job 101:
Design FFT, start of the top module:
module FFT(
    input                   clk,
    input                   rst_n,
    input                   valid_i,
    input signed [10:0]      x_r,
    output                  finish,
    output signed [16:0]    answer
);
For scale: about 2300 flip-flops.
make LEC_CHECK=0 ABC_AREA=1 CAP_MARGIN=25 CELL_PAD_IN_SITES_GLOBAL_PLACEMENT=2 CORE_ASPECT_RATIO=0.62 CORE_MARGIN=5 CORE_UTILIZATION=70 CTS_CLUSTER_DIAMETER=59 CTS_CLUSTER_SIZE=39 GPL_ROUTABILITY_DRIVEN=0 GPL_TIMING_DRIVEN=1 MAX_ROUTING_LAYER=met5 MIN_ROUTING_LAYER=met2 SETUP_SLACK_MARGIN=-0.21 SLEW_MARGIN=30 TNS_END_PERCENT=5 finish   # period 10.0 ns
run.sh (not shown) runs the stock make flow with config.mk's settings and CLKGATE_MAP_FILE=.
In the summary table, job 101 is marked failed, with error GPL-0301 raised in 3_1_place_gp_skip_io.
Inputs modified between job 101 and job 102:
- clearing CELL_PAD_IN_SITES_GLOBAL_PLACEMENT, which used to be 2
- clearing TNS_END_PERCENT, which used to be 5
Notes after the runs:
Post-synthesis chip area from yosys came out exactly the same in job 102 and job 101. Between job 101 and job 102, the synthesized cell count figures differ only marginally. Job 102 did not finish; a tool error ended it in 5_1_grt. Job 102 -> job 101: synthesized netlist net count delta 0, exact match.
#### Input delta (job 103 over job 102)
- GPL_TIMING_DRIVEN: 1 -> unset
- MIN_ROUTING_LAYER: met2 -> unset
- CTS_CLUSTER_DIAMETER: 59 -> unset
- CORE_MARGIN: 5 -> 2
- SLEW_MARGIN: 30 -> 20
- CORE_ASPECT_RATIO: 0.62 -> 0.71
- ABC_AREA: 1 -> unset
- CTS_CLUSTER_SIZE: 39 -> 35
- SETUP_SLACK_MARGIN: -0.21 -> unset
- GPL_ROUTABILITY_DRIVEN: 0 -> unset
- CAP_MARGIN: 25 -> 20
- MAX_ROUTING_LAYER: met5 -> unset
- the clock period (ns, I/O delays scaled along): 10.0 -> 5.9
==> comparison <==
- Job 103 completed end to end; final checks failed (negative setup slack).
- Buffer depth of the longest clock path (higher): job 103
- Width of the die (job 103 / job 102): 0.910
- Looking only at post-cts sizing count, and setting everything else aside, the lower value of job 103 and job 102 goes to job 102.
Modified inputs, job 104 compared to job 103
- swapping 35 for 91 in CTS_CLUSTER_SIZE
- putting CTS_CLUSTER_DIAMETER at 387 where nothing was set
- swapping 70 for 72 in CORE_UTILIZATION
- putting ABC_AREA at 1 where nothing was set
- putting PLACE_DENSITY at 0.37 where nothing was set
- clearing CORE_ASPECT_RATIO, which used to be 0.71
- swapping 5.9 for 5.09 in the clock period (ns, I/O delays scaled along)
--- outcome ---
Job 104 vs job 103 — count of cell types in the netlist dropped 10.
Taking job 103 as the reference, in job 104 aoi/oai-family share of the synthesized area decreased by 2.0 points relative to the old numbers; chip area higher; core area went up by about 0.8%; chip area line of the yosys report now larger.
Changes observed in job 104 relative to job 103: vertical die size climbed about 19%; post-synthesis cell area climbed about 3.4%.
Job 104 got as far as 5_1_grt, where a tool error ended the run.
[inputs] job 105 vs job 104
- swapping 72 for 70 in CORE_UTILIZATION
- swapping 387 for 289 in CTS_CLUSTER_DIAMETER
- clearing ABC_AREA, which used to be 1
- swapping 91 for 19 in CTS_CLUSTER_SIZE
- clearing PLACE_DENSITY, which used to be 0.37
- swapping 20 for 40 in CAP_MARGIN
- swapping 5.09 for 6.41 in the clock period (ns, I/O delays scaled along)
## What came out
Although job 105 finished all stages, its layout failed final checks on negative setup slack.
Relative to job 104, the total cells reported by yosys after synthesis of job 105 is lower by 15%.
Compared with job 104, post-synthesis instance area in job 105 decreased by a few percent.
From job 104 to job 105 the numbers moved as follows: synthesized cell count has decreased; post-CTS setup buffer count now larger.
Looking at placed cell count, job 105 sits below job 104.
From job 104 to job 105 the numbers moved as follows: area fraction in and, or, nand and nor cells after synthesis moved down, portion of netlist area occupied by mux cells moved up, instance area after placement moved down, register area share after synthesis moved up, CTS H-tree depth moved up.
